Setup of the baseline:
// top
module top(
	input clk,
	input rst,
	input valid,
	input dir,
	input signed [31:0] n,
	output [31:0] zeroCount,
	output signed [31:0] xOut
);
export LEC_CHECK = 0
export CAP_MARGIN = 10
export CORE_ASPECT_RATIO = 0.73
export CORE_MARGIN = 5
export CORE_UTILIZATION = 37
export CTS_CLUSTER_DIAMETER = 43
export GPL_TIMING_DRIVEN = 0
export HOLD_SLACK_MARGIN = -0.05
export MAX_ROUTING_LAYER = met4
export MIN_ROUTING_LAYER = met2
export SLEW_MARGIN = 20
export TNS_END_PERCENT = 5
create_clock -name core_clock -period 34.0 [get_ports {clk}]
run.sh (not shown) runs the stock make flow with config.mk's settings and CLKGATE_MAP_FILE=.
Relative to the baseline, the following input files were edited for the candidate:
- clearing TNS_END_PERCENT, which used to be 5
- putting CTS_CLUSTER_SIZE at 98 where nothing was set
- swapping 37 for 62 in CORE_UTILIZATION
- swapping 43 for 391 in CTS_CLUSTER_DIAMETER
- swapping 10 for 20 in CAP_MARGIN
- clearing MAX_ROUTING_LAYER, which used to be met4
- clearing GPL_TIMING_DRIVEN, which used to be 0
- putting ABC_AREA at 0 where nothing was set
- putting SETUP_SLACK_MARGIN at -1.65 where nothing was set
- clearing MIN_ROUTING_LAYER, which used to be met2
- swapping 5 for 2 in CORE_MARGIN
- clearing HOLD_SLACK_MARGIN, which used to be -0.05
- swapping 0.73 for 0.5 in CORE_ASPECT_RATIO
- putting CELL_PAD_IN_SITES_GLOBAL_PLACEMENT at 0 where nothing was set
==> results <==
[compare] base=the baseline new=the candidate: setup slack of the critical path after layout went down by 0.74 ns, number of clock buffers in the layout +1, sequential share of layout area +0.39 points.
Comparing the candidate and the baseline, the lower core utilization was measured on the baseline.
Changes observed in the candidate relative to the baseline: via count went down 5326.
Of the candidate and the baseline, the baseline shows the higher die extent in y, with the candidate below it.
Taking the baseline as 1.0, the candidate lands at 0.884 on final wirelength.


before:
top again, from the RTL that the note above started with.
==> flow/design.v (excerpt) <==
module top(
	input clk,
	input rst,
	input valid,
	input dir,
	input signed [31:0] n,
	output [31:0] zeroCount,
	output signed [31:0] xOut
);
clock: 24.9 ns
lec_check: 0
abc_area: 1
cap_margin: 20
cell_pad_in_sites_detail_placement: 0
cell_pad_in_sites_global_placement: 0
core_margin: 2
core_utilization: 71
cts_cluster_diameter: 234
cts_cluster_size: 37
gpl_routability_driven: 0
max_routing_layer: met5
min_routing_layer: met1
place_density: 0.41
slew_margin: 20
tns_end_percent: 100
For after, these inputs were changed with respect to before:
- clearing CELL_PAD_IN_SITES_GLOBAL_PLACEMENT, which used to be 0
- clearing TNS_END_PERCENT, which used to be 100
- clearing CELL_PAD_IN_SITES_DETAIL_PLACEMENT, which used to be 0
- swapping 37 for 57 in CTS_CLUSTER_SIZE
- clearing MIN_ROUTING_LAYER, which used to be met1
- clearing MAX_ROUTING_LAYER, which used to be met5
- putting HOLD_SLACK_MARGIN at -0.09 where nothing was set
- swapping 0.41 for 0.62 in PLACE_DENSITY
- swapping 234 for 250 in CTS_CLUSTER_DIAMETER
- clearing GPL_ROUTABILITY_DRIVEN, which used to be 0
- swapping 24.9 for 20.1 in the clock period (ns, I/O delays scaled along)
--- outcome ---
before completed; timing, DRC and antenna clean
after got as far as global routing (5_1_grt), where a tool error ended the run.
Of after and before, the higher number of placed cells counting well taps belongs to after.
Sort after and before by post-CTS resize count, ascending, and before comes first.
Post-placement setup slack: after lower than before
On simple logic cell fraction of the synthesized area, after and before are neck and neck.
after -> before: cell total in the yosys stat output delta 0, exact match
after vs. before: total cell area at the placement stage went up by about 3.4%.
As far as hold buffer count at cts goes, before and after are indistinguishable; the numbers are identical.


== north ==
Starting RTL as in the previous note.
clock: 34.0 ns
lec_check: 0
abc_area: 0
cap_margin: 20
cell_pad_in_sites_global_placement: 0
core_aspect_ratio: 0.5
core_margin: 2
core_utilization: 62
cts_cluster_diameter: 77
cts_cluster_size: 98
setup_slack_margin: -1.18
slew_margin: 20
#### Input delta (south over north)
Settings: changing CORE_ASPECT_RATIO from 0.5 to 0.94; changing CTS_CLUSTER_DIAMETER from 77 to 43; changing SLEW_MARGIN from 20 to 35; removing CTS_CLUSTER_SIZE (formerly 98); setting MAX_ROUTING_LAYER to met4 for the first time; setting TNS_END_PERCENT to 65 for the first time; removing CELL_PAD_IN_SITES_GLOBAL_PLACEMENT (formerly 0); changing CORE_UTILIZATION from 62 to 40; setting MIN_ROUTING_LAYER to met2 for the first time; removing ABC_AREA (formerly 0); changing CAP_MARGIN from 20 to 25; removing SETUP_SLACK_MARGIN (formerly -1.18); setting GPL_TIMING_DRIVEN to 0 for the first time.
[summary]
Between north and south, the flow reports die extent in y increasing by more than half.
Looking at most congested layer reported by global routing, the met2 result is from north; the met3 one comes from south.
Global-route usage delta for south relative to north: 4.7 points higher
